**flow/run.sh**
```bash
#!/bin/bash
# the make line also repeats each setting of config.mk as NAME=value (left out here)
make -C /OpenROAD-flow-scripts/flow DESIGN_CONFIG=/design/flow/config.mk WORK_HOME=/design/flow/orfs CLKGATE_MAP_FILE= finish
```
**flow/config.mk**
```make
export PLATFORM = sky130hd
export DESIGN_NAME = dut
export DESIGN_NICKNAME = dut
export VERILOG_FILES = /design/flow/design.v
export SDC_FILE = /design/flow/constraint.sdc
export NUM_CORES = 4
export LEC_CHECK = 0
export ABC_AREA = 1
export CAP_MARGIN = 20
export CORE_MARGIN = 2
export CORE_UTILIZATION = 72
export PLACE_DENSITY = 0.6
export SETUP_SLACK_MARGIN = -0.43
export SLEW_MARGIN = 20
export TNS_END_PERCENT = 5
```
**flow/constraint.sdc**
```tcl
create_clock -name core_clock -period 5.52 [get_ports {clk}]
set_input_delay 1.1040 -clock core_clock [delete_from_list [all_inputs] [get_ports {clk}]]
set_output_delay 1.1040 -clock core_clock [all_outputs]
set_load 0.01 [all_outputs]
```
**flow/design.v**
```verilog
`timescale 1ns/1ps
module dut #(
    parameter int DATAW = 16
)(
    input  wire                 clk,
    input  wire                 rst_n,
    input  wire                 in_valid,
    output wire                 in_ready,
    input  wire signed [DATAW-1:0] in_data,
    output reg                  out_valid,
    input  wire                 out_ready,
    output reg signed [2*DATAW-1:0] out_data
);
    assign in_ready = rst_n && (!out_valid || out_ready);
    always @(posedge clk or negedge rst_n) begin
        if (!rst_n) begin
            out_valid <= 1'b0;
            out_data  <= '0;
        end else begin
            if (in_valid && in_ready) begin
                out_data  <= in_data * in_data;  
                out_valid <= 1'b1;
            end else if (out_valid && out_ready) begin
                out_valid <= 1'b0;
            end
        end
    end
endmodule
```
==> impl_metrics.toml, run 1 <==
# generated from flow reports
[die]
io_pins = 54
die_w_um = 128
num_rows = 45
fp.coreArea_um2 = 15100
fp.dieH_um = 128
chip_area_um2 = 16300
floorplan.core_util_pct = 73.1

[placement]
place_hpwl_um = 26500
dp_cells = 1802
io_buffer_count = 52
dpl_worst_slack_ns = -1.40
gp_congestion = 0.984

[synthesis]
mux_share_pct = 0
syn_avg_cell_area_um2 = 7.78
ys_seq_share_pct = 7.26
synth_flop_count = 32
yosys-top-cells-count = "inv_1, nand2_1, fa_1"
syn_inst = 1419
yosysMostFrequentCell = "inv_1"
simple_gate_share_pct = 18.8
yosys_cells = 1419
fp_nets = 1761
top_area_cell = "fa_1"
area_leaders = "fa_1, inv_1, nand2_1, ha_1, dfrtp_1"
synthXorXnorAreaFrac_pct = 1.90
adder_share_pct = 52.4
async_reset_ff_share_pct = 100
synth-edff-count = 0
ys.flop_type = "dfrtp_1"
topCombFamilyByArea = "adder cells"
ys_warn_count = 1
synth_cell_types = 34
yosys_area_um2 = 11000
synthAoiAreaFrac_pct = 3.12
yosys.area.top_type_share_pct = 42.3
netlist_area_um2 = 11000

[global_routing]
grt_usage_pct = 69.0
grt_remaining_overflow = 32

[run_status]
stop_error = "[ERROR GRT-0232] Routing congestion too high. Check the congestion heatmap in the GUI."
failing_step = "global routing"
status = "stopped before the end"

[cts]
clock_path_buffers = 2
clockRootBuffer = "clkbuf_16"
cts_inserted_buffers = 5
htreeDepth = 2
cts_num_sinks = 32
[routing by layer]
layer  GRT usage, %  overflow
met3           47.4         0
met2           90.2        15
met1           68.9         0
met5           5.88         0
met4           72.2        17
[per-stage QoR]
stage	utilization [%]	setup TNS, ns	area [um2]
after floorplan	-	-7.46	11100
after global placement	87.1	-25.22	13100
after detailed placement	87.1	-27.76	13100
after CTS	91.6	-9.68	13800
[repair_timing]
action | in CTS
pin swaps | 67
hold buffers | 0
setup buffers | 25
cloned | 2
setup endpoints to repair | 23
resized | 181
==> run 2: changes to the inputs <==
Settings changed: ABC_AREA 1 to default, CTS_CLUSTER_DIAMETER from default to 28, CTS_CLUSTER_SIZE from default to 34, PLACE_DENSITY 0.6 to default, PLACE_DENSITY_LB_ADDON from default to 0.27, SETUP_SLACK_MARGIN -0.43 to default, TNS_END_PERCENT 5 to default.
Clock period 5.52 ns to 4.82 ns, I/O delays scaled along.
==> run 2 against run 1 <==
Compared with the run above: the run fails in clock tree synthesis; die area fell by 6.6%; area after synthesis fell by 6.8%; synthesized cell count fell by 20%.
==> impl_metrics.toml, run 2 <==
# generated from flow reports
[run_status]
status = "stopped before the end"
failing_step = "clock tree synthesis"
stop_error = "[ERROR DPL-0038] Utilization greater than 100%, impossible to legalize"

[synthesis]
topCombFamilyByArea = "adder cells"
area_leaders = "fa_1, inv_1, ha_1, dfrtp_1, nand2_1"
fp_nets = 1480
synth-edff-count = 0
async_reset_ff_share_pct = 100
ys_warn_count = 1
yosysMostFrequentCell = "inv_1"
synth_flop_count = 32
yosys_cells = 1138
adder_share_pct = 56.2
mux_share_pct = 0.0973
yosys-top-cells-count = "inv_1, fa_1, nand2_1"
yosys_area_um2 = 10300
ys_seq_share_pct = 7.78
synth_cell_types = 56
ys.flop_type = "dfrtp_1"
yosys.area.top_type_share_pct = 45.3
netlist_area_um2 = 10300
syn_inst = 1138
simple_gate_share_pct = 11.0
syn_avg_cell_area_um2 = 9.04
synthAoiAreaFrac_pct = 7.97
top_area_cell = "fa_1"
synthXorXnorAreaFrac_pct = 3.49

[die]
fp.dieH_um = 124
io_pins = 54
chip_area_um2 = 15300
floorplan.core_util_pct = 73.8
die_w_um = 124
num_rows = 43
fp.coreArea_um2 = 13900

[placement]
place_hpwl_um = 28300
io_buffer_count = 52
dp_cells = 1538
gp_congestion = 0.912
place_area_um2 = 12900
-- run 2: per-stage QoR --
| step | hold WS [ns] | setup TNS (ns) | setup slack, ns | utilization [%] |
|---|---|---|---|---|
| after detailed placement | 0.474 | -45.65 | -2.15 | 92.6 |
| after floorplan | 0.514 | -18.23 | -1.17 | - |
| after global placement | 0.459 | -39.43 | -1.85 | 92.6 |
==> run 3: changes to the inputs <==
Settings changed: ABC_AREA from default to 1, CORE_ASPECT_RATIO from default to 0.5, CTS_CLUSTER_DIAMETER 28 to 189, CTS_CLUSTER_SIZE 34 to 96, PLACE_DENSITY from default to 0.6, PLACE_DENSITY_LB_ADDON 0.27 to default, TNS_END_PERCENT from default to 10.
Clock period 4.82 ns to 5.95 ns, I/O delays scaled along.
==> run 3 against run 2 <==
Compared with the run above: the run fails in global routing; synthesized cell count increased by 25%; area after synthesis increased by 7.3%; die area increased by 7.4%.
==> impl_metrics.toml, run 3 <==
# generated from flow reports
[synthesis]
fp_nets = 1761
syn_avg_cell_area_um2 = 7.78
yosys-top-cells-count = "inv_1, nand2_1, fa_1"
yosys_cells = 1419
topCombFamilyByArea = "adder cells"
async_reset_ff_share_pct = 100
top_area_cell = "fa_1"
adder_share_pct = 52.4
synthAoiAreaFrac_pct = 3.12
netlist_area_um2 = 11000
synth_cell_types = 34
yosys.area.top_type_share_pct = 42.3
synth_flop_count = 32
mux_share_pct = 0
yosys_area_um2 = 11000
synthXorXnorAreaFrac_pct = 1.90
synth-edff-count = 0
ys_warn_count = 1
syn_inst = 1419
ys_seq_share_pct = 7.26
simple_gate_share_pct = 18.8
yosysMostFrequentCell = "inv_1"
area_leaders = "fa_1, inv_1, nand2_1, ha_1, dfrtp_1"
ys.flop_type = "dfrtp_1"

[cts]
htreeDepth = 2
holdBufCountCts = 0
clock_path_buffers = 2
cts_inserted_buffers = 5
cts_num_sinks = 32
clockRootBuffer = "clkbuf_16"

[placement]
dp_cells = 1799
place_hpwl_um = 28400
io_buffer_count = 52
gp_congestion = 0.988

[run_status]
stop_error = "[ERROR GRT-0232] Routing congestion too high. Check the congestion heatmap in the GUI."
status = "stopped before the end"
failing_step = "global routing"

[global_routing]
grt_usage_pct = 92.6
grt_remaining_overflow = 952

[die]
fp.coreArea_um2 = 14700
fp.dieH_um = 91.5
die_w_um = 179
floorplan.core_util_pct = 75.1
chip_area_um2 = 16400
io_pins = 54
num_rows = 31
run 3: timing repair:
action,in CTS
buffers inserted,12
pin swaps,38
gates cloned,1
setup endpoints to repair,23
gates resized,89
run 3: layer usage:
metal	global-route usage, %	overflow
met5	25.6	0
met4	107	248
met3	72.1	5
met2	118	696
met1	84.1	3
run 3: per-stage QoR:
| stage | worst slack [ns] | utilization [%] | instance area [um2] |
|---|---|---|---|
| 2_1_floorplan | -0.0733 | - | 11200 |
| 4_1_cts | -0.450 | 93.6 | 13800 |
| 3_5_place_dp | -1.08 | 88.9 | 13100 |
| 3_3_place_gp | -0.865 | 88.9 | 13100 |
==> run 4: changes to the inputs <==
Settings changed: ABC_AREA 1 to default, CORE_ASPECT_RATIO 0.5 to default, CTS_CLUSTER_DIAMETER 189 to 80, CTS_CLUSTER_SIZE 96 to 37, PLACE_DENSITY 0.6 to default, PLACE_DENSITY_LB_ADDON from default to 0.26, SETUP_SLACK_MARGIN from default to 0.6, TNS_END_PERCENT 10 to default.
Clock period 5.95 ns to 3.47 ns, I/O delays scaled along.
==> run 4 against run 3 <==
Compared with the run above: the flow stops in clock tree synthesis; synthesized cell count is 20% lower; die area is 6.9% lower; area after synthesis is 6.8% lower.
==> impl_metrics.toml, run 4 <==
# generated from flow reports
[synthesis]
yosysMostFrequentCell = "inv_1"
area_leaders = "fa_1, inv_1, ha_1, dfrtp_1, nand2_1"
async_reset_ff_share_pct = 100
ys.flop_type = "dfrtp_1"
yosys_area_um2 = 10300
synthAoiAreaFrac_pct = 7.97
ys_seq_share_pct = 7.78
adder_share_pct = 56.2
fp_nets = 1480
yosys.area.top_type_share_pct = 45.3
topCombFamilyByArea = "adder cells"
ys_warn_count = 1
synth_cell_types = 56
synth-edff-count = 0
synth_flop_count = 32
yosys-top-cells-count = "inv_1, fa_1, nand2_1"
synthXorXnorAreaFrac_pct = 3.49
top_area_cell = "fa_1"
yosys_cells = 1138
simple_gate_share_pct = 11.0
syn_inst = 1138
mux_share_pct = 0.0973
netlist_area_um2 = 10300
syn_avg_cell_area_um2 = 9.04

[placement]
gp_congestion = 0.922
io_buffer_count = 52
place_hpwl_um = 29700
place_area_um2 = 13000
dpl_worst_slack_ns = -3.22

[die]
chip_area_um2 = 15300
fp.dieH_um = 124
num_rows = 43
floorplan.core_util_pct = 73.8
io_pins = 54
die_w_um = 124
fp.coreArea_um2 = 13900

[run_status]
status = "stopped before the end"
stop_error = "[ERROR DPL-0038] Utilization greater than 100%, impossible to legalize"
failing_step = "clock tree synthesis"
-- run 4: through the flow --
stage	setup TNS, ns	util, %	hold slack (ns)	cells
3_3_place_gp	-67.22	93.6	0.462	1543
3_5_place_dp	-74.24	93.6	0.471	1543
2_1_floorplan	-45.06	-	0.398	1138
==> run 5: changes to the inputs <==
Settings changed: ABC_AREA from default to 0, CAP_MARGIN 20 to 35, CELL_PAD_IN_SITES_DETAIL_PLACEMENT from default to 1, CELL_PAD_IN_SITES_GLOBAL_PLACEMENT from default to 1, CORE_ASPECT_RATIO from default to 1.36, CORE_MARGIN 2 to 5, CORE_UTILIZATION 72 to 61, CTS_CLUSTER_DIAMETER 80 to 392, CTS_CLUSTER_SIZE 37 to 57, GPL_ROUTABILITY_DRIVEN from default to 0, GPL_TIMING_DRIVEN from default to 0, HOLD_SLACK_MARGIN from default to 0.23, MAX_ROUTING_LAYER from default to met4, MIN_ROUTING_LAYER from default to met2, PLACE_DENSITY from default to 0.92, PLACE_DENSITY_LB_ADDON 0.26 to default, SETUP_SLACK_MARGIN 0.6 to 1.65, SLEW_MARGIN 20 to 10, TNS_END_PERCENT from default to 5.
Clock period 3.47 ns to 5.92 ns, I/O delays scaled along.
==> run 5 against run 4 <==
Compared with the run above: the flow again stops in clock tree synthesis; area after synthesis unchanged; synthesized cell count is the same; die area increased by 28%.
==> impl_metrics.toml, run 5 <==
# generated from flow reports
[run_status]
status = "stopped before the end"
failing_step = "clock tree synthesis"
stop_error = "[ERROR DPL-0033] detailed placement checks failed during check placement."

[synthesis]
yosys-top-cells-count = "inv_1, fa_1, nand2_1"
syn_inst = 1138
async_reset_ff_share_pct = 100
synth_cell_types = 56
ys_warn_count = 1
yosysMostFrequentCell = "inv_1"
ys.flop_type = "dfrtp_1"
netlist_area_um2 = 10300
synth-edff-count = 0
topCombFamilyByArea = "adder cells"
fp_nets = 1480
synthXorXnorAreaFrac_pct = 3.49
yosys_cells = 1138
mux_share_pct = 0.0973
yosys.area.top_type_share_pct = 45.3
synthAoiAreaFrac_pct = 7.97
syn_avg_cell_area_um2 = 9.04
synth_flop_count = 32
simple_gate_share_pct = 11.0
area_leaders = "fa_1, inv_1, ha_1, dfrtp_1, nand2_1"
top_area_cell = "fa_1"
adder_share_pct = 56.2
ys_seq_share_pct = 7.78
yosys_area_um2 = 10300

[placement]
place_hpwl_um = 30500
dp_cells = 1416
dpl_worst_slack_ns = -2.24
io_buffer_count = 50

[die]
fp.coreArea_um2 = 16600
floorplan.core_util_pct = 62.0
die_w_um = 121
num_rows = 55
chip_area_um2 = 19600
io_pins = 54
fp.dieH_um = 161
run 5: stage by stage:
stage,cell area (um2),util [%]
global placement,11300,67.9
floorplan,10500,-
detailed placement,11200,67.8
==> run 6: changes to the inputs <==
Settings changed: ABC_AREA 0 to 1, CAP_MARGIN 35 to 20, CELL_PAD_IN_SITES_DETAIL_PLACEMENT 1 to default, CELL_PAD_IN_SITES_GLOBAL_PLACEMENT 1 to default, CORE_ASPECT_RATIO 1.36 to default, CORE_MARGIN 5 to 2, CORE_UTILIZATION 61 to 69, CTS_CLUSTER_DIAMETER 392 to 189, CTS_CLUSTER_SIZE 57 to 96, GPL_ROUTABILITY_DRIVEN 0 to default, GPL_TIMING_DRIVEN 0 to default, HOLD_SLACK_MARGIN 0.23 to default, MAX_ROUTING_LAYER met4 to default, MIN_ROUTING_LAYER met2 to default, PLACE_DENSITY 0.92 to 0.37, SETUP_SLACK_MARGIN 1.65 to default, SLEW_MARGIN 10 to 20, TNS_END_PERCENT 5 to 10.
Clock period 5.92 ns to 6.04 ns, I/O delays scaled along.
==> run 6 against run 5 <==
Compared with the run above: the flow stops in global routing; area after synthesis rose by 7.3%; synthesized cell count rose by 25%; die area fell by 13%.
==> impl_metrics.toml, run 6 <==
# generated from flow reports
[synthesis]
netlist_area_um2 = 11000
simple_gate_share_pct = 18.8
mux_share_pct = 0
syn_avg_cell_area_um2 = 7.78
synthAoiAreaFrac_pct = 3.12
top_area_cell = "fa_1"
topCombFamilyByArea = "adder cells"
yosys-top-cells-count = "inv_1, nand2_1, fa_1"
synth_flop_count = 32
adder_share_pct = 52.4
fp_nets = 1761
ys_warn_count = 1
area_leaders = "fa_1, inv_1, nand2_1, ha_1, dfrtp_1"
synth-edff-count = 0
async_reset_ff_share_pct = 100
yosysMostFrequentCell = "inv_1"
synth_cell_types = 34
yosys_area_um2 = 11000
syn_inst = 1419
synthXorXnorAreaFrac_pct = 1.90
yosys.area.top_type_share_pct = 42.3
yosys_cells = 1419
ys_seq_share_pct = 7.26
ys.flop_type = "dfrtp_1"

[global_routing]
grt_usage_pct = 75.2
grt_remaining_overflow = 17

[die]
die_w_um = 130
chip_area_um2 = 17000
floorplan.core_util_pct = 70.0
fp.dieH_um = 130
num_rows = 46
io_pins = 54
fp.coreArea_um2 = 15800

[cts]
cts_inserted_buffers = 5
cts_num_sinks = 32
holdBufCountCts = 0
clock_path_buffers = 2
clockRootBuffer = "clkbuf_16"
htreeDepth = 2

[placement]
dp_cells = 1838
gp_congestion = 0.985
place_area_um2 = 13200
place_hpwl_um = 25700
io_buffer_count = 52

[run_status]
stop_error = "[ERROR GRT-0116] Global routing finished with congestion. Check the congestion regions in the DRC Viewer."
status = "stopped before the end"
failing_step = "global routing"
[run 6: routing by layer]
| layer | track usage [%] | overflow |
|---|---|---|
| met1 | 75.2 | 0 |
| met2 | 89.6 | 8 |
| met3 | 65.6 | 0 |
| met4 | 71.5 | 9 |
| met5 | 25.9 | 0 |
[run 6: metrics by stage]
stage,hold slack (ns),setup WS [ns]
2_1_floorplan,0.515,-0.00302
4_1_cts,0.481,-0.0630
3_5_place_dp,0.465,-0.911
3_3_place_gp,0.463,-0.824
[run 6: timing repair]
item	4_1_cts
resized	310
setup endpoints to repair	24
pin swaps	152
setup buffers	64
cloned	4
==> run 7: changes to the inputs <==
Settings changed: ABC_AREA 1 to default, CORE_UTILIZATION 69 to 68, CTS_CLUSTER_DIAMETER 189 to 336, CTS_CLUSTER_SIZE 96 to 97, PLACE_DENSITY 0.37 to 0.6, TNS_END_PERCENT 10 to default.
Clock period 6.04 ns to 4.76 ns, I/O delays scaled along.
==> run 7 against run 6 <==
Compared with the run above: the flow stops in clock tree synthesis; die area down 5.2%; area after synthesis decreased by 6.8%; synthesized cell count decreased by 20%.
==> impl_metrics.toml, run 7 <==
# generated from flow reports
[run_status]
status = "stopped before the end"
failing_step = "clock tree synthesis"
stop_error = "[ERROR DPL-0033] detailed placement checks failed during check placement."

[placement]
gp_congestion = 0.934
dpl_worst_slack_ns = -2.12
io_buffer_count = 52
place_hpwl_um = 24100

[die]
die_w_um = 127
num_rows = 44
fp.coreArea_um2 = 14600
floorplan.core_util_pct = 70.2
io_pins = 54
fp.dieH_um = 127
chip_area_um2 = 16100

[synthesis]
yosys_cells = 1138
synthXorXnorAreaFrac_pct = 3.49
ys.flop_type = "dfrtp_1"
yosysMostFrequentCell = "inv_1"
synth_cell_types = 56
mux_share_pct = 0.0973
netlist_area_um2 = 10300
ys_warn_count = 1
synthAoiAreaFrac_pct = 7.97
yosys.area.top_type_share_pct = 45.3
ys_seq_share_pct = 7.78
yosys_area_um2 = 10300
synth_flop_count = 32
synth-edff-count = 0
yosys-top-cells-count = "inv_1, fa_1, nand2_1"
fp_nets = 1480
top_area_cell = "fa_1"
topCombFamilyByArea = "adder cells"
syn_avg_cell_area_um2 = 9.04
adder_share_pct = 56.2
async_reset_ff_share_pct = 100
simple_gate_share_pct = 11.0
area_leaders = "fa_1, inv_1, ha_1, dfrtp_1, nand2_1"
syn_inst = 1138
-- run 7: per-stage QoR --
step | instances | cell area [um2] | setup TNS, ns
after floorplan | 1138 | 10900 | -19.33
after global placement | 1552 | 13000 | -42.50
after detailed placement | 1552 | 13000 | -44.81
==> run 8: changes to the inputs <==
Settings changed: ABC_AREA from default to 1, CELL_PAD_IN_SITES_DETAIL_PLACEMENT from default to 1, CELL_PAD_IN_SITES_GLOBAL_PLACEMENT from default to 1, CORE_ASPECT_RATIO from default to 1.15, CORE_MARGIN 2 to 6, CORE_UTILIZATION 68 to 19, CTS_CLUSTER_DIAMETER 336 to 87, CTS_CLUSTER_SIZE 97 to 64, GPL_ROUTABILITY_DRIVEN from default to 1, GPL_TIMING_DRIVEN from default to 1, HOLD_SLACK_MARGIN from default to 0.16, MAX_ROUTING_LAYER from default to met4, MIN_ROUTING_LAYER from default to met1, PLACE_DENSITY 0.6 to default, SETUP_SLACK_MARGIN from default to 2.44, SLEW_MARGIN 20 to 5, TNS_END_PERCENT from default to 60.
Clock period 4.76 ns to 10.9 ns, I/O delays scaled along.
==> run 8 against run 7 <==
Compared with the run above: now clean on timing, DRC and antenna; synthesized cell count increased by 25%; die area increased to 4.0 times the previous value; area after synthesis increased by 7.3%.
==> impl_metrics.toml, run 8 <==
# flow metrics
[global_routing]
grt_usage_pct = 10.3
grt_remaining_overflow = 0
grt_max_degree = 48
antenna_found_initial = 2
grt_pass1_wl_um = 52500
grt_pass1_vias = 10300

[route]
drt_iter0_drc = 229
finalWirelength_um = 30700
topRoutingLayerUsed = "met4"
dr.pass1.iters = 4
drc = 0
postRouteAntennaNets = 0
viasPerCell = 3.88
wl_per_cell_um = 13.9
vias = 8582
dr_wl_met3_um = 338
route.met2.wl_um = 17300
wl_met1_um = 12400

[final_timing]
slew_headroom_pct = 36.6
min_period_ns = 8.10
setup_viol = 0
finalHoldViolCount = 0
report.final.slew_viol_count = 0
fin_tns_setup_ns = 0
period_used_pct = 74.3
holdWs_ns = 0.480
fin_skew_ns = 0.00589
rsz0062_at_grt = "yes"
max_freq_mhz = 123
worst_pin_slew_ns = 0.951
fin_ws_ns = 2.80

[setup_path]
crit_chain = "clkdlybuf4s50_1 -> buf_4 -> nand2_1 -> inv_1 -> fa_1 -> fa_2 -> inv_1 -> fa_1 -> fa_1 -> inv_1 -> fa_1 -> inv_1 -> fa_1 -> inv_1 -> ha_1 -> nand2_1 -> nor2_1 -> nand2_1 -> nor3_1 -> nand2_1 -> nand2_1 -> nand2_1 -> nand3_1 -> nand2_1"
worst-path-stages = 24
r2r_cells = 7
start_kind = "input port"
path_buffers = 7
cpMaxStageDelayCell = "fa_2"
crit_path_max_fanout = 17
ff2ff_setup_slack_ns = 8.66
max_stage_delay_ns = 0.81
r2r_end = "out_data[16]"
path_delay_family = "adder cells"
cp_data_required_time_ns = 11.06
crit_top_cell = "nand2_1"
worst_ep_arrival_time_ns = 8.26
crit_type = "in -> reg"
r2r_start = "out_valid"
cp-endpoint = "out_data[28]"
cp-end-kind = "register"
critPathLaunch = "in_data[2]"

[placement]
place_hpwl_um = 27300
gp_congestion = 0.853
dp_cells = 2205
io_buffer_count = 52
dpl_worst_slack_ns = 1.83

[synthesis]
ys.flop_type = "dfrtp_1"
ys_warn_count = 1
syn_inst = 1419
synthAoiAreaFrac_pct = 3.12
synth_flop_count = 32
mux_share_pct = 0
topCombFamilyByArea = "adder cells"
yosys_cells = 1419
ys_seq_share_pct = 7.26
async_reset_ff_share_pct = 100
area_leaders = "fa_1, inv_1, nand2_1, ha_1, dfrtp_1"
adder_share_pct = 52.4
yosys.area.top_type_share_pct = 42.3
synth_cell_types = 34
synth-edff-count = 0
yosysMostFrequentCell = "inv_1"
synthXorXnorAreaFrac_pct = 1.90
netlist_area_um2 = 11000
syn_avg_cell_area_um2 = 7.78
yosys-top-cells-count = "inv_1, nand2_1, fa_1"
fp_nets = 1761
yosys_area_um2 = 11000
simple_gate_share_pct = 18.8
top_area_cell = "fa_1"

[cts]
cts_inserted_buffers = 5
htreeDepth = 2
cts_num_sinks = 32
cts_tree = "yes"
cts_setup_buffers = 0
clockRootBuffer = "clkbuf_16"
clock_path_buffers = 2
clkTransAtPathRegs_ns = 0.05
holdBufCountCts = 0
clkLatencyLatePin_ns = 0.27

[final_layout]
synthToLayoutAreaGrowth_pct = 13.9
regArea_um2 = 801
fill_cells = 6927
combGateArea_um2 = 8410
final_cells = 2214
fin_nets = 1786

[die]
chip_area_um2 = 64000
io_pins = 54
num_rows = 94
fp.coreArea_um2 = 57300
fp.dieH_um = 270
die_w_um = 237
floorplan.core_util_pct = 19.3

[min_path]
hold_class = "reg -> reg"
whs_path_depth = 2
worstHoldStart = "out_data[4]"
whs_endpoint = "out_data[4]"

[run_status]
status = "timing/DRC/antenna clean"

[run]
maxCapViolCount = 0
openroad.warnings = 30
run 8: area by class of cell:
cell class	instances	area share (%)
inverter	444	13.3
antenna	1	0.0199
multi-input combinational	903	66.9
sequential	32	6.37
clock inverter	2	0.279
clock buffer	6	1.03
tap	768	7.65
timing repair buffer	58	4.46
run 8: routing by layer:
metal | global-route usage, % | up-vias
met4 | 1.86 | 0
met3 | 0.612 | 31
met2 | 20.3 | 54
met1 | 11.5 | 4413
li1 | - | 4084
met5 | - | -
run 8: stage by stage:
stage | area (um2) | utilization, %
2_1_floorplan | 11000 | -
3_3_place_gp | 12400 | 21.7
3_5_place_dp | 12400 | 21.7
4_1_cts | 12600 | 21.9
5_1_grt | 12600 | 21.9
6_report | 12600 | 21.9
run 8: timing repair:
action                                  CTS  global route
endpoints found under the setup margin    8            14
hold endpoints to repair                  0             0
pin swaps                                 0             0
gates resized                             7            11
==> run 9: changes to the inputs <==
Settings changed: ABC_AREA 1 to default, CAP_MARGIN 20 to 35, CELL_PAD_IN_SITES_DETAIL_PLACEMENT 1 to default, CELL_PAD_IN_SITES_GLOBAL_PLACEMENT 1 to 0, CORE_ASPECT_RATIO 1.15 to 0.85, CORE_MARGIN 6 to 9, CORE_UTILIZATION 19 to 33, CTS_CLUSTER_DIAMETER 87 to 149, CTS_CLUSTER_SIZE 64 to default, GPL_ROUTABILITY_DRIVEN 1 to default, GPL_TIMING_DRIVEN 1 to default, HOLD_SLACK_MARGIN 0.16 to default, MAX_ROUTING_LAYER met4 to default, MIN_ROUTING_LAYER met1 to default, PLACE_DENSITY_LB_ADDON from default to 0.16, SETUP_SLACK_MARGIN 2.44 to default, SLEW_MARGIN 5 to 40, TNS_END_PERCENT 60 to default.
Clock period 10.9 ns to 4.15 ns, I/O delays scaled along.
==> run 9 against run 8 <==
Compared with the run above: the layout now fails its checks (setup timing); utilization up 27 points; synthesized cell count down 20%; setup slack worse by 4.5 ns; die area down 41%; count of clock-buffer cells in the layout up 2; wire length down 9.2%; area after synthesis down 6.8%; cell area up 20%; critical path type unchanged.
==> impl_metrics.toml, run 9 <==
# flow metrics
[run_status]
status = "failed layout checks"
violatedChecks = "setup timing"

[final_timing]
rsz0062_at_grt = "yes"
fin_ws_ns = -1.66
setup_viol = 26
worst_pin_slew_ns = 0.504
max_freq_mhz = 172
slew_headroom_pct = 66.4
fin_skew_ns = 0.00505
fin_tns_setup_ns = -34.02
finalHoldViolCount = 0
report.final.slew_viol_count = 0
min_period_ns = 5.81
period_used_pct = 140

[setup_path]
crit_type = "in -> reg"
max_stage_delay_ns = 0.53
cp-endpoint = "out_data[31]"
r2r_cells = 5
cp_data_required_time_ns = 4.33
r2r_end = "out_data[20]"
worst_ep_arrival_time_ns = 6.00
start_kind = "input port"
crit_path_max_fanout = 4
ff2ff_setup_slack_ns = 2.49
crit_top_cell = "fa_1"
worst-path-stages = 23
path_delay_family = "adder cells"
cp-end-kind = "register"
path_buffers = 8
critPathLaunch = "in_data[5]"
cpMaxStageDelayCell = "fa_1"
crit_chain = "buf_12 -> buf_6 -> and2_4 -> fa_1 -> inv_1 -> fa_1 -> fa_1 -> inv_1 -> fa_1 -> fa_1 -> inv_1 -> fa_1 -> inv_2 -> ha_4 -> buf_6 -> a21oi_2 -> o21a_1 -> o21ai_4 -> or2_4 -> nand4_1 -> buf_4 -> a31oi_2 -> o31ai_1"
r2r_start = "out_valid"

[synthesis]
yosysMostFrequentCell = "inv_1"
synthAoiAreaFrac_pct = 7.97
syn_avg_cell_area_um2 = 9.04
mux_share_pct = 0.0973
yosys_area_um2 = 10300
synth-edff-count = 0
netlist_area_um2 = 10300
area_leaders = "fa_1, inv_1, ha_1, dfrtp_1, nand2_1"
simple_gate_share_pct = 11.0
adder_share_pct = 56.2
async_reset_ff_share_pct = 100
ys_warn_count = 1
ys.flop_type = "dfrtp_1"
yosys.area.top_type_share_pct = 45.3
synthXorXnorAreaFrac_pct = 3.49
yosys_cells = 1138
ys_seq_share_pct = 7.78
syn_inst = 1138
fp_nets = 1480
topCombFamilyByArea = "adder cells"
top_area_cell = "fa_1"
synth_cell_types = 56
yosys-top-cells-count = "inv_1, fa_1, nand2_1"
synth_flop_count = 32

[route]
finalWirelength_um = 27900
postRouteAntennaNets = 0
drt_iter0_drc = 260
viasPerCell = 4.53
dr.pass1.iters = 4
wl_per_cell_um = 15.2
vias = 8300
n_antenna_cell = 0
drc = 0

[global_routing]
grt_remaining_overflow = 0
grt_pass1_vias = 9454
grt_pass1_wl_um = 47300
grt_usage_pct = 15.4
grt_max_degree = 34
antenna_found_initial = 0

[die]
fp.coreArea_um2 = 30600
floorplan.core_util_pct = 33.6
num_rows = 59
chip_area_um2 = 37900
die_w_um = 210
io_pins = 54
fp.dieH_um = 181

[cts]
clock_path_buffers = 2
cts_num_sinks = 32
htreeDepth = 2
cts_inserted_buffers = 5
holdBufCountCts = 0
cts_tree = "yes"
clockRootBuffer = "clkbuf_16"
clkTransAtPathRegs_ns = 0.06
clkLatencyLatePin_ns = 0.28

[final_layout]
final_cells = 1833
fin_nets = 1778
synthToLayoutAreaGrowth_pct = 46.7

[min_path]
worstHoldStart = "out_data[4]"
whs_endpoint = "out_data[4]"
whs_path_depth = 2
hold_class = "reg -> reg"

[placement]
io_buffer_count = 52
place_hpwl_um = 23300
dp_cells = 1761
gp_congestion = 0.826

[run]
maxCapViolCount = 0
openroad.warnings = 32
run 9: area by class of cell:
cell class | count | area, um2
well taps | 396 | 495
fillers | 2892 | 15500
multi-input cells | 740 | 9310
repair buffers | 328 | 3080
clock buffers | 8 | 146
flip-flops and latches | 32 | 801
inverters | 329 | 1250
run 9: stage by stage:
stage | worst slack [ns] | hold WS [ns] | util, % | cell area (um2)
floorplan | -1.71 | 0.514 | - | 10900
global placement | -2.47 | 0.462 | 43.3 | 13300
detailed placement | -2.52 | 0.470 | 43.3 | 13300
CTS | -1.82 | 0.482 | 47.5 | 14600
global route | -1.84 | 0.503 | 49.3 | 15100
finish | -1.66 | 0.478 | 49.3 | 15100
run 9: repair_timing:
item	CTS	global route
gates resized	223	170
setup buffers	56	18
endpoints found under the setup margin	27	26
cloned	5	0
pin swaps	116	124
run 9: metal layers:
| metal | global-route usage, % | wire length (um) | up-vias |
|---|---|---|---|
| li1 | - | - | 3976 |
| met1 | 19.1 | 12000 | 4229 |
| met2 | 29.1 | 15000 | 76 |
| met3 | 1.64 | 679 | 19 |
| met4 | 1.10 | 207 | 0 |
| met5 | 0 | 0 | - |
==> run 10: changes to the inputs <==
Settings changed: ABC_AREA from default to 1, CAP_MARGIN 35 to 20, CELL_PAD_IN_SITES_DETAIL_PLACEMENT from default to 2, CELL_PAD_IN_SITES_GLOBAL_PLACEMENT 0 to default, CORE_ASPECT_RATIO 0.85 to default, CORE_MARGIN 9 to 10, CORE_UTILIZATION 33 to 69, CTS_CLUSTER_DIAMETER 149 to default, CTS_CLUSTER_SIZE from default to 48, MAX_ROUTING_LAYER from default to met5, PLACE_DENSITY_LB_ADDON 0.16 to default, SETUP_SLACK_MARGIN from default to 0.17.
Clock period 4.15 ns to 5.48 ns, I/O delays scaled along.
==> run 10 against run 9 <==
Compared with the run above: the run now fails in detailed placement; area after synthesis up 7.3%; die area down 43%; synthesized cell count up 25%.
==> impl_metrics.toml, run 10 <==
# generated from flow reports
[run_status]
status = "stopped before the end"
failing_step = "detailed placement"
stop_error = "Error: detail_place.tcl, 38 bad optional access"

[die]
num_rows = 46
die_w_um = 146
io_pins = 54
fp.coreArea_um2 = 15800
floorplan.core_util_pct = 70.0
fp.dieH_um = 146
chip_area_um2 = 21500

[synthesis]
yosys_area_um2 = 11000
adder_share_pct = 52.4
netlist_area_um2 = 11000
syn_avg_cell_area_um2 = 7.78
ys_warn_count = 1
yosysMostFrequentCell = "inv_1"
ys.flop_type = "dfrtp_1"
topCombFamilyByArea = "adder cells"
synth_flop_count = 32
ys_seq_share_pct = 7.26
synth-edff-count = 0
synth_cell_types = 34
area_leaders = "fa_1, inv_1, nand2_1, ha_1, dfrtp_1"
async_reset_ff_share_pct = 100
yosys.area.top_type_share_pct = 42.3
yosys-top-cells-count = "inv_1, nand2_1, fa_1"
mux_share_pct = 0
top_area_cell = "fa_1"
fp_nets = 1761
synthAoiAreaFrac_pct = 3.12
simple_gate_share_pct = 18.8
synthXorXnorAreaFrac_pct = 1.90
yosys_cells = 1419
syn_inst = 1419

[placement]
gp_congestion = 0.982
io_buffer_count = 52
==> run 10: through the flow <==
stage	area (um2)	TNS [ns]	hold slack, ns
after floorplan	11500	-5.11	0.515
after global placement	13400	-22.53	0.466
==> run 11: changes to the inputs <==
Settings changed: ABC_AREA 1 to 0, CAP_MARGIN 20 to 0, CELL_PAD_IN_SITES_DETAIL_PLACEMENT 2 to 0, CORE_ASPECT_RATIO from default to 0.85, CORE_MARGIN 10 to 2, CORE_UTILIZATION 69 to 72, CTS_CLUSTER_DIAMETER from default to 29, CTS_CLUSTER_SIZE 48 to 90, GPL_ROUTABILITY_DRIVEN from default to 1, GPL_TIMING_DRIVEN from default to 1, MAX_ROUTING_LAYER met5 to default, PLACE_DENSITY_LB_ADDON from default to 0.28, SETUP_SLACK_MARGIN 0.17 to 0.76, SLEW_MARGIN 40 to 10, TNS_END_PERCENT from default to 5.
Clock period 5.48 ns to 6.91 ns, I/O delays scaled along.
==> run 11 against run 10 <==
Compared with the run above: the flow stops in global routing; synthesized cell count is 20% lower; area after synthesis is 6.8% lower; die area is 29% lower.
==> impl_metrics.toml, run 11 <==
# generated from flow reports
[placement]
io_buffer_count = 52
dpl_worst_slack_ns = -0.451
gp_congestion = 0.931
place_hpwl_um = 23700
dp_cells = 1516
place_area_um2 = 12300

[cts]
cts_num_sinks = 32
htreeDepth = 2
clockRootBuffer = "clkbuf_16"
cts_inserted_buffers = 5
clock_path_buffers = 2

[synthesis]
async_reset_ff_share_pct = 100
topCombFamilyByArea = "adder cells"
yosys_area_um2 = 10300
ys.flop_type = "dfrtp_1"
simple_gate_share_pct = 11.0
yosys_cells = 1138
synth_cell_types = 56
synthAoiAreaFrac_pct = 7.97
yosysMostFrequentCell = "inv_1"
syn_avg_cell_area_um2 = 9.04
mux_share_pct = 0.0973
top_area_cell = "fa_1"
area_leaders = "fa_1, inv_1, ha_1, dfrtp_1, nand2_1"
synth_flop_count = 32
netlist_area_um2 = 10300
fp_nets = 1480
syn_inst = 1138
synth-edff-count = 0
ys_seq_share_pct = 7.78
synthXorXnorAreaFrac_pct = 3.49
ys_warn_count = 1
adder_share_pct = 56.2
yosys-top-cells-count = "inv_1, fa_1, nand2_1"
yosys.area.top_type_share_pct = 45.3

[die]
die_w_um = 134
floorplan.core_util_pct = 73.1
fp.coreArea_um2 = 14100
num_rows = 40
chip_area_um2 = 15300
io_pins = 54
fp.dieH_um = 114

[run_status]
failing_step = "global routing"
status = "stopped before the end"
[run 11: repair_timing]
action,CTS
resized,143
endpoints found under the setup margin,23
gates cloned,3
hold buffers,0
pin swaps,36
setup buffers,8
[run 11: stage by stage]
step	TNS, ns	hold slack [ns]	utilization [%]
floorplan	0	0.514	-
detailed placement	-6.37	0.470	87.8
global placement	-3.34	0.458	87.8
CTS	0	0.484	91.3
==> run 12: changes to the inputs <==
Settings changed: ABC_AREA 0 to 1, CAP_MARGIN 0 to 20, CELL_PAD_IN_SITES_DETAIL_PLACEMENT 0 to default, CORE_ASPECT_RATIO 0.85 to default, CORE_UTILIZATION 72 to 65, CTS_CLUSTER_DIAMETER 29 to 178, CTS_CLUSTER_SIZE 90 to 88, GPL_ROUTABILITY_DRIVEN 1 to default, GPL_TIMING_DRIVEN 1 to default, HOLD_SLACK_MARGIN from default to 0.29, PLACE_DENSITY from default to 0.6, PLACE_DENSITY_LB_ADDON 0.28 to default, SETUP_SLACK_MARGIN 0.76 to -0.48, SLEW_MARGIN 10 to 40, TNS_END_PERCENT 5 to default.
Clock period 6.91 ns to 6.53 ns, I/O delays scaled along.
==> run 12 against run 11 <==
Compared with the run above: the layout now fails its checks (setup timing); synthesized cell count up 25%; area after synthesis up 7.3%; die area up 18%.
==> impl_metrics.toml, run 12 <==
# flow metrics
[final_timing]
fin_tns_setup_ns = -3.13
max_freq_mhz = 146
fin_skew_ns = 0.00263
worst_pin_slew_ns = 0.608
report.final.slew_viol_count = 0
finalHoldViolCount = 0
rsz0062_at_grt = "yes"
period_used_pct = 105
holdWs_ns = 0.476
fin_ws_ns = -0.302
setup_viol = 20
slew_headroom_pct = 59.2
min_period_ns = 6.83

[run_status]
violatedChecks = "setup timing"
status = "failed layout checks"

[setup_path]
r2r_cells = 7
cp_data_required_time_ns = 6.69
r2r_end = "out_data[16]"
worst_ep_arrival_time_ns = 6.99
ff2ff_setup_slack_ns = 4.33
crit_top_cell = "fa_1"
cp-end-kind = "register"
path_delay_family = "adder cells"
cp-endpoint = "out_data[15]"
crit_path_max_fanout = 10
r2r_start = "out_valid"
start_kind = "input port"
critPathLaunch = "in_data[7]"
max_stage_delay_ns = 0.54
crit_chain = "clkdlybuf4s50_1 -> buf_4 -> buf_4 -> nand2_1 -> inv_1 -> fa_1 -> inv_1 -> fa_1 -> fa_1 -> inv_1 -> fa_1 -> fa_1 -> inv_1 -> fa_1 -> inv_1 -> ha_1 -> nand2_1 -> nand2_1 -> a21oi_1 -> nand3_1 -> xnor2_1 -> buf_4 -> o21ai_1"
path_buffers = 9
worst-path-stages = 23
crit_type = "in -> reg"
cpMaxStageDelayCell = "fa_1"

[route]
postRouteAntennaNets = 0
wl_per_cell_um = 15.2
vias = 9220
drt_iter0_drc = 616
n_antenna_cell = 0
finalWirelength_um = 27700
dr.pass1.iters = 5
drc = 0
viasPerCell = 5.06

[synthesis]
yosys_cells = 1419
syn_inst = 1419
synth_flop_count = 32
syn_avg_cell_area_um2 = 7.78
synth-edff-count = 0
async_reset_ff_share_pct = 100
mux_share_pct = 0
simple_gate_share_pct = 18.8
fp_nets = 1761
ys_seq_share_pct = 7.26
synth_cell_types = 34
yosys-top-cells-count = "inv_1, nand2_1, fa_1"
netlist_area_um2 = 11000
topCombFamilyByArea = "adder cells"
yosysMostFrequentCell = "inv_1"
synthXorXnorAreaFrac_pct = 1.90
ys_warn_count = 1
synthAoiAreaFrac_pct = 3.12
ys.flop_type = "dfrtp_1"
yosys.area.top_type_share_pct = 42.3
adder_share_pct = 52.4
yosys_area_um2 = 11000
top_area_cell = "fa_1"
area_leaders = "fa_1, inv_1, nand2_1, ha_1, dfrtp_1"

[run]
maxCapViolCount = 0
openroad.warnings = 32

[die]
num_rows = 47
io_pins = 54
chip_area_um2 = 18000
die_w_um = 134
fp.coreArea_um2 = 16600
floorplan.core_util_pct = 66.5
fp.dieH_um = 134

[global_routing]
grt_remaining_overflow = 0
grt_pass1_wl_um = 48100
grt_usage_pct = 34.2
antenna_found_initial = 0
grt_max_degree = 48
grt_pass1_vias = 10100

[min_path]
hold_class = "reg -> reg"
whs_endpoint = "out_data[25]"
whs_path_depth = 2
worstHoldStart = "out_data[25]"

[cts]
clkTransAtPathRegs_ns = 0.05
cts_setup_buffers = 0
clkLatencyLatePin_ns = 0.29
clock_path_buffers = 2
cts_num_sinks = 32
clockRootBuffer = "clkbuf_16"
htreeDepth = 2
cts_inserted_buffers = 5
post_cts_resized = 0
holdBufCountCts = 0
cts_tree = "yes"

[final_layout]
fin_nets = 1943
regArea_um2 = 801
post-route-util_pct = 79.3
fill_cells = 1220
combGateArea_um2 = 8410
synthToLayoutAreaGrowth_pct = 19.2

[placement]
io_buffer_count = 52
place_hpwl_um = 24400
gp_congestion = 0.956
dpl_worst_slack_ns = -0.613
==> run 12: per-stage QoR <==
step	std cells	cell area [um2]
2_1_floorplan	1419	11000
3_3_place_gp	1814	13000
3_5_place_dp	1814	13000
4_1_cts	1822	13100
5_1_grt	1822	13200
6_report	1822	13200
==> run 12: layout make-up <==
class | instances | share of cell area [%]
clock buffers | 6 | 0.979
clock inverters | 2 | 0.266
inverters | 444 | 12.7
multi-input cells | 903 | 63.9
flip-flops and latches | 32 | 6.09
well taps | 220 | 2.09
repair buffers | 215 | 13.9
==> run 12: metal layers <==
metal	up-vias	global-route usage, %	wire length [um]
li1	4411	-	-
met1	4435	45.9	11600
met2	300	57.8	13400
met3	74	5.82	1810
met4	0	10.1	990
met5	-	0	0
==> run 13: changes to the inputs <==
Settings changed: ABC_AREA 1 to default, CORE_UTILIZATION 65 to 72, CTS_CLUSTER_DIAMETER 178 to default, CTS_CLUSTER_SIZE 88 to default, HOLD_SLACK_MARGIN 0.29 to default, PLACE_DENSITY 0.6 to default, PLACE_DENSITY_LB_ADDON from default to 0.28, SETUP_SLACK_MARGIN -0.48 to default, SLEW_MARGIN 40 to 20.
Clock period 6.53 ns to 6.78 ns, I/O delays scaled along.
==> run 13 against run 12 <==
Compared with the run above: area after synthesis shrank 6.8%; synthesized cell count decreased by 20%; the run now fails in global routing; die area shrank 15%.
==> impl_metrics.toml, run 13 <==
# generated from flow reports
[global_routing]
grt_remaining_overflow = 121
grt_usage_pct = 74.6

[cts]
clockRootBuffer = "clkbuf_16"
htreeDepth = 2
cts_num_sinks = 32
clock_path_buffers = 2
cts_inserted_buffers = 5

[run_status]
stop_error = "[ERROR GRT-0232] Routing congestion too high. Check the congestion heatmap in the GUI."
status = "stopped before the end"
failing_step = "global routing"

[die]
die_w_um = 124
io_pins = 54
fp.coreArea_um2 = 13900
fp.dieH_um = 124
floorplan.core_util_pct = 73.8
chip_area_um2 = 15300
num_rows = 43

[synthesis]
simple_gate_share_pct = 11.0
yosys_area_um2 = 10300
syn_avg_cell_area_um2 = 9.04
mux_share_pct = 0.0973
yosys.area.top_type_share_pct = 45.3
yosys-top-cells-count = "inv_1, fa_1, nand2_1"
ys_seq_share_pct = 7.78
syn_inst = 1138
netlist_area_um2 = 10300
ys_warn_count = 1
synthXorXnorAreaFrac_pct = 3.49
area_leaders = "fa_1, inv_1, ha_1, dfrtp_1, nand2_1"
async_reset_ff_share_pct = 100
top_area_cell = "fa_1"
synth_flop_count = 32
fp_nets = 1480
synthAoiAreaFrac_pct = 7.97
topCombFamilyByArea = "adder cells"
adder_share_pct = 56.2
synth-edff-count = 0
synth_cell_types = 56
yosys_cells = 1138
yosysMostFrequentCell = "inv_1"
ys.flop_type = "dfrtp_1"

[placement]
io_buffer_count = 52
place_hpwl_um = 24200
dp_cells = 1520
gp_congestion = 0.943
run 13: metal layers:
metal,overflow,track usage (%)
met5,0,8.33
met4,40,84.2
met3,1,54.5
met2,80,96.4
met1,0,70.2
run 13: repair_timing:
item                                    in CTS
cloned                                       2
setup buffers                                7
hold buffers                                 0
resized                                     84
endpoints found under the setup margin      17
endpoints found under the hold margin        0
pin swaps                                   36
run 13: through the flow:
| step | util (%) | instance area (um2) | hold WS [ns] | worst slack, ns | TNS (ns) |
|---|---|---|---|---|---|
| floorplan | - | 10300 | 0.514 | 0.00954 | 0 |
| global placement | 88.5 | 12300 | 0.458 | -0.466 | -5.54 |
| detailed placement | 88.5 | 12300 | 0.466 | -0.692 | -8.67 |
| CTS | 92.3 | 12900 | 0.481 | 0.0127 | 0 |
==> run 14: changes to the inputs <==
Settings changed: CORE_UTILIZATION 72 to 57, PLACE_DENSITY from default to 0.6, PLACE_DENSITY_LB_ADDON 0.28 to default, TNS_END_PERCENT from default to 5.
Clock period 6.78 ns to 6.94 ns, I/O delays scaled along.
==> run 14 against run 13 <==
Compared with the run above: now clean on timing, DRC and antenna; synthesized cell count unchanged; die area up 25%; area after synthesis unchanged.
==> impl_metrics.toml, run 14 <==
# flow metrics
[final_timing]
fin_skew_ns = 0.00174
period_used_pct = 97.4
rsz0062_at_grt = "yes"
worst_pin_slew_ns = 0.896
report.final.slew_viol_count = 0
holdWs_ns = 0.475
fin_ws_ns = 0.178
max_freq_mhz = 148
setup_viol = 0
min_period_ns = 6.76
slew_headroom_pct = 40.1
finalHoldViolCount = 0

[setup_path]
path_delay_family = "adder cells"
crit_chain = "clkdlybuf4s50_1 -> buf_6 -> buf_12 -> nand2_1 -> fa_1 -> inv_1 -> fa_1 -> fa_1 -> fa_1 -> fa_1 -> inv_1 -> fa_1 -> inv_1 -> ha_1 -> a21oi_2 -> o21bai_1 -> a21o_1 -> a41o_1 -> a311oi_2 -> xor2_1 -> o21ai_1"
crit_path_max_fanout = 8
crit_top_cell = "fa_1"
worst-path-stages = 21
critPathLaunch = "in_data[14]"
r2r_end = "out_data[20]"
cpMaxStageDelayCell = "fa_1"
crit_type = "in -> reg"
worst_ep_arrival_time_ns = 6.89
path_buffers = 6
ff2ff_setup_slack_ns = 4.97
cp-endpoint = "out_data[30]"
max_stage_delay_ns = 0.58
cp_data_required_time_ns = 7.07
cp-end-kind = "register"
r2r_start = "out_valid"
r2r_cells = 5
start_kind = "input port"

[synthesis]
synth-edff-count = 0
simple_gate_share_pct = 11.0
ys_warn_count = 1
ys.flop_type = "dfrtp_1"
syn_inst = 1138
area_leaders = "fa_1, inv_1, ha_1, dfrtp_1, nand2_1"
top_area_cell = "fa_1"
synthXorXnorAreaFrac_pct = 3.49
netlist_area_um2 = 10300
topCombFamilyByArea = "adder cells"
fp_nets = 1480
ys_seq_share_pct = 7.78
adder_share_pct = 56.2
yosys_cells = 1138
mux_share_pct = 0.0973
synth_cell_types = 56
yosys-top-cells-count = "inv_1, fa_1, nand2_1"
yosysMostFrequentCell = "inv_1"
synth_flop_count = 32
synthAoiAreaFrac_pct = 7.97
syn_avg_cell_area_um2 = 9.04
async_reset_ff_share_pct = 100
yosys.area.top_type_share_pct = 45.3
yosys_area_um2 = 10300

[placement]
gp_congestion = 0.893
place_hpwl_um = 21100
io_buffer_count = 52
place_area_um2 = 12400
dpl_worst_slack_ns = -0.440

[route]
viasPerCell = 5.05
n_antenna_cell = 0
wl_per_cell_um = 15.5
dr.pass1.iters = 5
drt_iter0_drc = 344
drc = 0
vias = 7997
postRouteAntennaNets = 0
finalWirelength_um = 24600

[die]
io_pins = 54
fp.coreArea_um2 = 17800
die_w_um = 138
chip_area_um2 = 19100
floorplan.core_util_pct = 57.7
num_rows = 49
fp.dieH_um = 138

[min_path]
worstHoldStart = "out_data[0]"
hold_class = "reg -> reg"
whs_endpoint = "out_data[0]"
whs_path_depth = 2

[cts]
holdBufCountCts = 0
clkTransAtPathRegs_ns = 0.05
clkLatencyLatePin_ns = 0.28
clock_path_buffers = 2
cts_num_sinks = 32
clockRootBuffer = "clkbuf_16"
cts_inserted_buffers = 5
cts_tree = "yes"
htreeDepth = 2

[global_routing]
grt_pass1_wl_um = 40500
grt_remaining_overflow = 0
antenna_found_initial = 0
grt_usage_pct = 26.4
grt_max_degree = 57
grt_pass1_vias = 8563

[run]
maxCapViolCount = 0
openroad.warnings = 32

[final_layout]
final_area_um2 = 13000
synthToLayoutAreaGrowth_pct = 26.4
fill_cells = 1433
fin_nets = 1697
regArea_um2 = 801
combGateArea_um2 = 8360

[run_status]
status = "timing/DRC/antenna clean"
==> run 14: through the flow <==
stage / setup TNS [ns] / std cells / util [%]
after detailed placement: -4.88 / 1567 / 69.6
final: 0 / 1585 / 72.9
after CTS: -0.00490 / 1576 / 70.9
after global placement: -4.37 / 1567 / 69.6
after floorplan: 0 / 1138 / -
after global routing: -0.0497 / 1585 / 72.9
==> run 14: metal layers <==
metal,GRT usage [%],vias up,wire length [um]
li1,-,3802,-
met1,33.4,4037,9890
met2,49.4,125,13600
met3,3.15,33,697
met4,4.78,0,446
met5,0,-,0
==> run 14: layout make-up <==
type	count	area share [%]
Timing Repair Buffer	247	16.4
Clock buffer	7	1.17
Inverter	329	9.50
Multi-Input combinational cell	740	64.3
Tap cell	229	2.20
Sequential cell	32	6.16
Clock inverter	1	0.231
==> run 14: what timing repair did <==
action | in CTS | in global routing
endpoints found under the setup margin | 8 | 18
pin swaps | 2 | 18
cloned | 0 | 4
gates resized | 16 | 67
buffers inserted | 1 | 5
==> run 15: changes to the inputs <==
Settings changed: CORE_UTILIZATION 57 to 63, TNS_END_PERCENT 5 to default.
Clock period 6.94 ns to 7.02 ns, I/O delays scaled along.
==> run 15 against run 14 <==
Compared with the run above: flip-flop count unchanged; wire length decreased by 1.5%; die area decreased by 9.3%; cell count decreased by 1.8%; cell area decreased by 2.0%; critical path depth decreased by 3; count of clock-buffer cells in the layout decreased by 1; critical path type unchanged; via count increased by 0.48%; critical endpoint unchanged; clock skew about the same; sequential share of layout area increased by 0.13 points.
==> impl_metrics.toml, run 15 <==
# flow metrics
[setup_path]
worst-path-stages = 18
crit_top_cell = "fa_1"
max_stage_delay_ns = 0.57
path_buffers = 5
r2r_cells = 5
crit_type = "in -> reg"
r2r_end = "out_data[20]"
critPathLaunch = "in_data[4]"
start_kind = "input port"
crit_chain = "clkdlybuf4s50_1 -> buf_6 -> nand2_2 -> fa_1 -> inv_2 -> fa_2 -> buf_4 -> buf_4 -> fa_1 -> fa_1 -> fa_1 -> fa_1 -> ha_1 -> nand4_1 -> nor4_1 -> a311oi_2 -> xor2_1 -> o21ai_1"
path_delay_family = "adder cells"
cpMaxStageDelayCell = "fa_1"
cp-end-kind = "register"
cp_data_required_time_ns = 7.14
worst_ep_arrival_time_ns = 7.02
r2r_start = "out_valid"
crit_path_max_fanout = 7
ff2ff_setup_slack_ns = 5.01
cp-endpoint = "out_data[30]"

[final_timing]
fin_ws_ns = 0.127
fin_skew_ns = 0.00205
max_freq_mhz = 145
slew_headroom_pct = 40.7
min_period_ns = 6.89
period_used_pct = 98.2
worst_pin_slew_ns = 0.887
setup_viol = 0
rsz0062_at_grt = "yes"
report.final.slew_viol_count = 0
finalHoldViolCount = 0

[placement]
io_buffer_count = 52
dpl_worst_slack_ns = -0.500
place_hpwl_um = 21100
gp_congestion = 0.925

[cts]
cts_tree = "yes"
htreeDepth = 2
holdBufCountCts = 0
clkLatencyLatePin_ns = 0.27
clockRootBuffer = "clkbuf_16"
clock_path_buffers = 2
cts_inserted_buffers = 5
clkTransAtPathRegs_ns = 0.05
cts_num_sinks = 32

[synthesis]
async_reset_ff_share_pct = 100
topCombFamilyByArea = "adder cells"
ys.flop_type = "dfrtp_1"
yosys_area_um2 = 10300
simple_gate_share_pct = 11.0
yosys.area.top_type_share_pct = 45.3
synthAoiAreaFrac_pct = 7.97
adder_share_pct = 56.2
syn_inst = 1138
mux_share_pct = 0.0973
synthXorXnorAreaFrac_pct = 3.49
synth_cell_types = 56
yosys_cells = 1138
ys_warn_count = 1
ys_seq_share_pct = 7.78
synth_flop_count = 32
synth-edff-count = 0
top_area_cell = "fa_1"
yosys-top-cells-count = "inv_1, fa_1, nand2_1"
yosysMostFrequentCell = "inv_1"
netlist_area_um2 = 10300
area_leaders = "fa_1, inv_1, ha_1, dfrtp_1, nand2_1"
fp_nets = 1480
syn_avg_cell_area_um2 = 9.04

[die]
floorplan.core_util_pct = 64.5
chip_area_um2 = 17400
fp.coreArea_um2 = 15900
fp.dieH_um = 132
num_rows = 46
io_pins = 54
die_w_um = 132

[global_routing]
antenna_found_initial = 0
grt_usage_pct = 29.1
grt_pass1_wl_um = 40500
grt_pass1_vias = 8694
grt_remaining_overflow = 0
grt_max_degree = 57

[run_status]
status = "timing/DRC/antenna clean"

[route]
drt_iter0_drc = 352
dr.pass1.iters = 4
vias = 8035
finalWirelength_um = 24200
postRouteAntennaNets = 0
drc = 0
wl_per_cell_um = 15.6
viasPerCell = 5.16
n_antenna_cell = 0

[min_path]
hold_class = "reg -> reg"
whs_endpoint = "out_data[9]"
whs_path_depth = 2
worstHoldStart = "out_data[9]"

[final_layout]
fin_nets = 1683
fill_cells = 1127
post-route-util_pct = 79.9
synthToLayoutAreaGrowth_pct = 23.8

[run]
openroad.warnings = 32
maxCapViolCount = 0
==> run 15: what timing repair did <==
action,CTS,global route
cloned,0,1
resized,12,64
pin swaps,1,19
setup endpoints to repair,10,18
buffers inserted,2,5
==> run 15: through the flow <==
step	cell area (um2)	hold WS, ns	cells	setup TNS, ns
after floorplan	10300	0.514	1138	0
after global placement	12300	0.459	1542	-3.16
after detailed placement	12300	0.469	1542	-4.32
after CTS	12400	0.480	1551	0
after global routing	12700	0.497	1557	-0.167
final	12700	0.476	1557	0
==> run 15: final cells by class <==
class | instances | area, um2 | share of cell area (%)
multi-input combinational | 740 | 8350 | 65.5
clock buffer | 6 | 129 | 1.01
clock inverter | 1 | 5.00 | 0.0393
inverter | 329 | 1230 | 9.69
tap | 216 | 270 | 2.12
timing repair buffer | 233 | 1950 | 15.3
sequential | 32 | 801 | 6.29
==> run 15: metal layers <==
| layer | routed length (um) | part of all wire, % | track usage, % | vias to the layer above |
|---|---|---|---|---|
| met5 | 0 | 0 | 0 | - |
| met4 | 722 | 3.0 | 7.91 | 0 |
| met3 | 846 | 3.5 | 3.92 | 47 |
| met2 | 13100 | 54 | 53.3 | 165 |
| met1 | 9590 | 40 | 36.4 | 4051 |
| li1 | - | - | - | 3772 |
==> run 16: changes to the inputs <==
Settings changed: CORE_UTILIZATION 63 to 72, CTS_CLUSTER_DIAMETER from default to 80, CTS_CLUSTER_SIZE from default to 32, PLACE_DENSITY 0.6 to default, SLEW_MARGIN 20 to 30.
Clock period 7.02 ns to 2.86 ns, I/O delays scaled along.
==> run 16 against run 15 <==
Compared with the run above: the flow now stops in clock tree synthesis; die area decreased by 12%; area after synthesis unchanged; synthesized cell count is the same.
==> impl_metrics.toml, run 16 <==
# generated from flow reports
[run_status]
status = "stopped before the end"
failing_step = "clock tree synthesis"
stop_error = "[ERROR DPL-0038] Utilization greater than 100%, impossible to legalize"

[synthesis]
syn_inst = 1138
ys_seq_share_pct = 7.78
topCombFamilyByArea = "adder cells"
yosys.area.top_type_share_pct = 45.3
synthXorXnorAreaFrac_pct = 3.49
netlist_area_um2 = 10300
syn_avg_cell_area_um2 = 9.04
async_reset_ff_share_pct = 100
yosysMostFrequentCell = "inv_1"
synth_flop_count = 32
synth_cell_types = 56
ys_warn_count = 1
top_area_cell = "fa_1"
area_leaders = "fa_1, inv_1, ha_1, dfrtp_1, nand2_1"
fp_nets = 1480
synth-edff-count = 0
yosys-top-cells-count = "inv_1, fa_1, nand2_1"
yosys_area_um2 = 10300
synthAoiAreaFrac_pct = 7.97
simple_gate_share_pct = 11.0
yosys_cells = 1138
adder_share_pct = 56.2
mux_share_pct = 0.0973
ys.flop_type = "dfrtp_1"

[placement]
place_area_um2 = 13000
gp_congestion = 0.940
io_buffer_count = 52
place_hpwl_um = 26600
dp_cells = 1538

[die]
fp.coreArea_um2 = 13900
die_w_um = 124
io_pins = 54
floorplan.core_util_pct = 73.8
fp.dieH_um = 124
num_rows = 43
chip_area_um2 = 15300
-- run 16: through the flow --
stage,hold slack [ns],util (%),setup WS [ns]
global placement,0.465,93.6,-3.48
floorplan,0.276,-,-2.74
detailed placement,0.469,93.6,-3.71
==> run 17: changes to the inputs <==
Settings changed: ABC_AREA from default to 1, CORE_UTILIZATION 72 to 69, CTS_CLUSTER_DIAMETER 80 to 189, CTS_CLUSTER_SIZE 32 to 96, PLACE_DENSITY from default to 0.6, SETUP_SLACK_MARGIN from default to 1.95, SLEW_MARGIN 30 to 20, TNS_END_PERCENT from default to 10.
Clock period 2.86 ns to 6.54 ns, I/O delays scaled along.
==> run 17 against run 16 <==
Compared with the run above: the run fails in global routing; synthesized cell count rose by 25%; die area increased by 12%; area after synthesis up 7.3%.
==> impl_metrics.toml, run 17 <==
# generated from flow reports
[synthesis]
yosys.area.top_type_share_pct = 42.3
area_leaders = "fa_1, inv_1, nand2_1, ha_1, dfrtp_1"
netlist_area_um2 = 11000
adder_share_pct = 52.4
topCombFamilyByArea = "adder cells"
ys.flop_type = "dfrtp_1"
synthXorXnorAreaFrac_pct = 1.90
yosysMostFrequentCell = "inv_1"
yosys_cells = 1419
top_area_cell = "fa_1"
syn_avg_cell_area_um2 = 7.78
ys_warn_count = 1
mux_share_pct = 0
ys_seq_share_pct = 7.26
fp_nets = 1761
synthAoiAreaFrac_pct = 3.12
yosys_area_um2 = 11000
synth_cell_types = 34
synth-edff-count = 0
async_reset_ff_share_pct = 100
syn_inst = 1419
synth_flop_count = 32
yosys-top-cells-count = "inv_1, nand2_1, fa_1"
simple_gate_share_pct = 18.8

[cts]
cts_num_sinks = 32
htreeDepth = 2
clockRootBuffer = "clkbuf_16"
clock_path_buffers = 2
cts_inserted_buffers = 5
holdBufCountCts = 0

[placement]
place_hpwl_um = 25200
io_buffer_count = 52
gp_congestion = 0.953
dpl_worst_slack_ns = -0.452

[die]
floorplan.core_util_pct = 70.0
fp.coreArea_um2 = 15800
die_w_um = 130
chip_area_um2 = 17000
num_rows = 46
fp.dieH_um = 130
io_pins = 54

[global_routing]
grt_remaining_overflow = 173
grt_usage_pct = 80.9

[run_status]
status = "stopped before the end"
stop_error = "[ERROR GRT-0232] Routing congestion too high. Check the congestion heatmap in the GUI."
failing_step = "global routing"
==> run 17: layer usage <==
layer  GRT usage [%]  overflow
met1            77.1         0
met2            98.2        97
met3            67.1         3
met4            86.2        72
met5            30.9         1
==> run 17: timing repair <==
item | 4_1_cts
cloned | 4
endpoints found under the setup margin | 27
resized | 301
pin swaps | 127
buffers inserted | 49
==> run 17: through the flow <==
stage | cells | instance area (um2)
2_1_floorplan | 1419 | 11300
3_3_place_gp | 1808 | 13100
3_5_place_dp | 1808 | 13100
4_1_cts | 1869 | 14500
